Setup of run 1:
==> flow/design.v <==
module compare_and_exchange(
    input [31:0] i1,
    input [31:0] i2,
    input dir,
    input clk,
    input reset,
    input enable,
    output [31:0] o1,
    output  [31:0] o2
    );
    reg [31:0]r1;
    reg [31:0]r2;
   always @(posedge clk)
   begin
   if(reset==0)
   begin
           if(enable==1)
            begin
                 if(dir==1)
                     begin
                        if (i1<i2)
                            begin
                                 r1 <= i1;
                                 r2 <= i2;
                            end
                        else
                             begin
                                 r1 <= i2;
                                 r2 <= i1;
                             end
                       end
                 else if(dir==0)  
                     begin
                        if (i1>i2)
                            begin
                             r1 <= i1;
                             r2 <= i2;
                            end
                        else
                             begin
                                 r1 <= i2;
                                 r2 <= i1;
                              end
                      end
            end
    else if (reset==1)
    begin
    r1<=32'b0;
    r2<=32'b0;
    end
    end
    end
    assign o2=r2; 
  assign o1=r1;
endmodule
module BM4_CAE(
    input [31:0] i1,
    input [31:0] i2,
    input [31:0] i3,
    input [31:0] i4,
    input dir1,
    input dir2,
    input dir3,
    input clk,
    input reset,
    input enable,
    output [31:0] o1,
    output [31:0] o2,
    output [31:0] o3,
    output [31:0] o4
    );
    wire [31:0]r1,r2,r3,r4,r5,r6,r7,r8,r9,r10,r11,r12,r13,r14;
           compare_and_exchange cae1(i1[31:0],i2[31:0],dir1,clk,reset,enable,r1,r2);
           compare_and_exchange cae2(i3[31:0],i4[31:0],dir1,clk,reset,enable,r3,r4);
           compare_and_exchange cae3(r1[31:0],r4[31:0],dir2,clk,reset,enable,r5,r8);
           compare_and_exchange cae4(r2[31:0],r3[31:0],dir2,clk,reset,enable,r6,r7);
           compare_and_exchange cae5(r5[31:0],r6[31:0],dir3,clk,reset,enable,r11,r13);
           compare_and_exchange cae6(r7[31:0],r8[31:0],dir3,clk,reset,enable,r12,r14); 
           assign o1=r11;
           assign o2=r12;
           assign o3=r13;
           assign o4=r14;
    endmodule
module BM8_CAE(
        input [31:0] i1,
        input [31:0] i2,
        input [31:0] i3,
        input [31:0] i4,
        input [31:0] i5,
        input [31:0] i6,
        input [31:0] i7,
        input [31:0] i8,
        input dir1,
        input dir2,
        input dir3,
        input clk,
        input reset,
        input enable,
        output [31:0] o1,
        output [31:0] o2,
        output [31:0] o3,
        output [31:0] o4,
        output [31:0] o5,
        output [31:0] o6,
        output [31:0] o7,
        output [31:0] o8
        );
      wire [31:0] r1,r2 ,r3,r4,r5,r6,r7,r8,r9,r10,r11,r12,r13,r14,r15,r16,r17,r18,r19,r20,r21,r22,r23,r24;   
         compare_and_exchange cae1(i1[31:0],i8[31:0],dir1,clk,reset,enable,r1,r8);
         compare_and_exchange cae2(i2[31:0],i7[31:0],dir1,clk,reset,enable,r2,r7);
         compare_and_exchange cae3(i3[31:0],i6[31:0],dir1,clk,reset,enable,r3,r6);
         compare_and_exchange cae4(i4[31:0],i5[31:0],dir1,clk,reset,enable,r4,r5);
         compare_and_exchange cae6(r1[31:0],r2[31:0],dir2,clk,reset,enable,r9,r10); 
         compare_and_exchange cae7(r3[31:0],r4[31:0],dir2,clk,reset,enable,r11,r12); 
         compare_and_exchange cae8(r5[31:0],r6[31:0],dir2,clk,reset,enable,r13,r14);
         compare_and_exchange cae9(r7[31:0],r8[31:0],dir2,clk,reset,enable,r15,r16);
         compare_and_exchange cae10(r9[31:0],r11[31:0],dir3,clk,reset,enable,r17,r18); 
         compare_and_exchange cae11(r10[31:0],r12[31:0],dir3,clk,reset,enable,r19,r20);
         compare_and_exchange cae12(r13[31:0],r15[31:0],dir3,clk,reset,enable,r21,r22); 
         compare_and_exchange cae13(r14[31:0],r16[31:0],dir3,clk,reset,enable,r23,r24);  
        assign o1=r17;
        assign o2=r18;
        assign o3=r19;
        assign o4=r20;
        assign o5=r21;
        assign o6=r22;
        assign o7=r23;
        assign o8=r24;
      endmodule
module full_CAE(
input [31:0] i1,
input [31:0] i2,
input [31:0] i3,
input [31:0] i4,
input [31:0] i5,
input [31:0] i6,
input [31:0] i7,
input [31:0] i8,
input dir,
input clk,
input reset,
input enable,
output [31:0] o1,
output [31:0] o2,
output [31:0] o3,
output [31:0] o4,
output [31:0] o5,
output [31:0] o6,
output [31:0] o7,
output [31:0] o8
);
wire [31:0] r1,r2 ,r3,r4,r5,r6,r7,r8,r9,r10,r11,r12,r13,r14,r15,r16,r17,r18,r19,r20,r21,r22,r23,r24;
reg [6:1] dq;
always @(posedge clk)
begin
    if (reset==0 && enable==1)
        dq <= {dq[5:1], dir};
end
compare_and_exchange cae1(i1[31:0],i2[31:0],dir,clk,reset,enable,r1,r2);
compare_and_exchange cae2(i3[31:0],i4[31:0],dir,clk,reset,enable,r3,r4);
compare_and_exchange cae3(i5[31:0],i6[31:0],dir,clk,reset,enable,r5,r6);
compare_and_exchange cae4(i7[31:0],i8[31:0],dir,clk,reset,enable,r7,r8);
BM4_CAE a1(r1,r2,r3,r4,dq[1],dq[2],dq[3],clk,reset,enable,r9,r10,r11,r12);
BM4_CAE a2(r5,r6,r7,r8,dq[1],dq[2],dq[3],clk,reset,enable,r13,r14,r15,r16);
BM8_CAE a3(r9,r10,r11,r12,r13,r14,r15,r16,dq[4],dq[5],dq[6],clk,reset,enable,r17,r18,r19,r20,r21,r22,r23,r24);
assign o1=r17;
assign o2=r18;
assign o3=r19;
assign o4=r20;
assign o5=r21;
assign o6=r22;
assign o7=r23;
assign o8=r24;
endmodule
export LEC_CHECK = 0
export CAP_MARGIN = 20
export CORE_MARGIN = 2
export CORE_UTILIZATION = 67
export CTS_CLUSTER_SIZE = 20
export SLEW_MARGIN = 20
create_clock -name core_clock -period 3.02 [get_ports {clk}]
run.sh (not shown) runs the stock make flow with config.mk's settings and CLKGATE_MAP_FILE=.
Seen in the log of run 1: ODB-0269 during global routing (5_1_grt), after which the run never completed.
The inputs of run 2 differ from those of run 1 as listed below.
Settings: CORE_UTILIZATION now 50, was 67; SLEW_MARGIN now 25, was 20; MIN_ROUTING_LAYER now met2, previously not set; CTS_CLUSTER_DIAMETER now 156, previously not set; SETUP_SLACK_MARGIN now 0.74, previously not set; GPL_ROUTABILITY_DRIVEN now 0, previously not set; CELL_PAD_IN_SITES_DETAIL_PLACEMENT now 1, previously not set; CAP_MARGIN now 15, was 20; CORE_ASPECT_RATIO now 0.88, previously not set; CTS_CLUSTER_SIZE now 13, was 20; MAX_ROUTING_LAYER now met5, previously not set; CORE_MARGIN now 6, was 2; CELL_PAD_IN_SITES_GLOBAL_PLACEMENT now 3, previously not set; PLACE_DENSITY now 0.56, previously not set; the clock period (ns, I/O delays scaled along) now 6.84, was 3.02.
Diff run 1 and run 2: fraction of the core area occupied by cells at floorplan higher in run 1. Die size: run 2 exceeds run 1. Going from run 1 to run 2, synthesized instance count did not really move; post-placement cell area went down. Run 2 completed every stage of the flow, and the final layout passed the timing, design-rule and antenna checks.
Here is what was changed in the inputs of run 3 compared with run 2.
Settings: swapping 15 for 20 in CAP_MARGIN; clearing PLACE_DENSITY, which used to be 0.56; clearing CORE_ASPECT_RATIO, which used to be 0.88; clearing MAX_ROUTING_LAYER, which used to be met5; swapping 50 for 56 in CORE_UTILIZATION; clearing MIN_ROUTING_LAYER, which used to be met2; clearing GPL_ROUTABILITY_DRIVEN, which used to be 0; swapping 25 for 20 in SLEW_MARGIN; swapping 0.74 for 0.56 in SETUP_SLACK_MARGIN; swapping 6 for 2 in CORE_MARGIN; clearing CTS_CLUSTER_DIAMETER, which used to be 156; clearing CTS_CLUSTER_SIZE, which used to be 13; clearing CELL_PAD_IN_SITES_DETAIL_PLACEMENT, which used to be 1; clearing CELL_PAD_IN_SITES_GLOBAL_PLACEMENT, which used to be 3; swapping 6.84 for 2.23 in the clock period (ns, I/O delays scaled along).
Findings:
Status run 3: flow complete, layout not clean - negative setup slack
Run 3 against run 2: number of pins with negative max-slew slack in the final report barely changed; delay of the slowest cell on the worst path now sits lower; count of cell instances traversed by the critical path moved up; critical path data required time dropped 4.57 ns; number of buffers created by CTS climbed about 20%.
[diff] wire length, run 3 relative to run 2: regression
For the worst setup slack, run 3 came in 3.06 ns lower than run 2 did.
In the tables for run 3 and run 2, area added between synthesis and finish reads lower with run 2.
Number of cells on the worst hold path: run 3 vs run 2 up 2
Run 3 vs run 2 on relative max-transition margin: run 3 is the higher one.
Compared with run 2, run 3 shows fill cell instance count of the final layout lower by 9018.

* * *

v44:
// full_CAE: RTL as listed in full above, without the edits since
==> flow/config.mk <==
export PLATFORM = sky130hd
export DESIGN_NAME = full_CAE
export DESIGN_NICKNAME = full_CAE
export VERILOG_FILES = /design/flow/design.v
export SDC_FILE = /design/flow/constraint.sdc
export NUM_CORES = 4
export LEC_CHECK = 0
export CAP_MARGIN = 20
export CORE_MARGIN = 2
export CORE_UTILIZATION = 15
export SLEW_MARGIN = 20
==> flow/constraint.sdc <==
create_clock -name core_clock -period 4.02 [get_ports {clk}]
set_input_delay 0.8040 -clock core_clock [delete_from_list [all_inputs] [get_ports {clk}]]
set_output_delay 0.8040 -clock core_clock [all_outputs]
set_load 0.01 [all_outputs]
#### Input delta (v49 over v44)
- CTS_CLUSTER_SIZE newly set to 45
- CORE_UTILIZATION changed from 15 to 70
- SETUP_SLACK_MARGIN newly set to 0.56
- the clock period (ns, I/O delays scaled along) changed from 4.02 to 3.75
- Looking at maximum buffer depth of the clock tree, v49 sits below v44.
- The higher setup slack of v44 and v49 is in v44.
- Going from v44 to v49, area of the core region shrank by more than half.
- Routed wire length in v49 is about 4% lower than in v44
- v49 finished every stage; the final checks, however, were not passed, the failures being setup timing.
- Classification of the worst setup path: reg2reg -> v49, in2reg -> v44
- The non-clock buffering overhead in the final layout of v49 exceeds that of v44 by 5.9 points.
- In v49 relative to v44, combinational power had gone up by more than half.
- v44 → v49: overall via count from detail_route now sits higher, final standard cell count with taps included and fillers excluded now sits lower, final area now sits higher.
Input changes introduced in v19 (baseline for comparison: v49):
- CORE_UTILIZATION changed from 70 to 68
- TNS_END_PERCENT newly set to 10
- CTS_CLUSTER_SIZE changed from 45 to 100
- ABC_AREA newly set to 1
- SETUP_SLACK_MARGIN removed (was 0.56)
- the clock period (ns, I/O delays scaled along) changed from 3.75 to 2.27
--- outcome ---
v19 did not finish; the tool stopped in global routing (5_1_grt) with error ODB-0269. Note that the count of instantiated cells in the yosys netlist recorded for v19 amounts to 2.9 times the value seen in v49. Taking v49 as the reference point, the simple-gate share of the synthesized area of v19 rises by 39 points. v19 against v49: area of the mapped netlist +45%, post-synthesis cell count +190%, area of the chip +49%, post-CTS resize count -9.6%, average cell area after synthesis -about 50%. v19 vs v49 — CTS buffer count climbed by a few percent. The run showing the smaller number of buffers inserted by post-CTS setup repair is v19. Compared with v49, v19 shows a higher vertical extent of the die.
> inputs changed (v19 -> v24)
- TNS_END_PERCENT: 10 -> unset
- SETUP_SLACK_MARGIN: unset -> 0.93
- CTS_CLUSTER_SIZE: 100 -> unset
- ABC_AREA: 1 -> unset
- CORE_UTILIZATION: 68 -> 58
- the clock period (ns, I/O delays scaled along): 2.27 -> 3.18
## What came out
STATUS run=v24 STAGES=ALL_DONE FINAL_CHECKS=FAILED CAUSE=setup timing. Changes observed in v24 relative to v19: fraction of the mapped netlist area in adder cells went up by 3.5 points; fraction of synthesized cell area in xor and xnor cells held steady; count of input and output buffers now sits at about the same level; die area -19%. Taking v24 over v19, the post-CTS setup buffer count ratio works out to 3.0. Per the comparison of v24 with v19, area after synthesis decreased by 0.045 mm^2 relative to the old numbers, total cell area reported by yosys after synthesis decreased by about 30% relative to the old numbers, number of H-tree branching levels closely matched the old numbers, number of nets at floorplan decreased by 13500 relative to the old numbers.
Power is estimated from default activity; no workload was simulated.
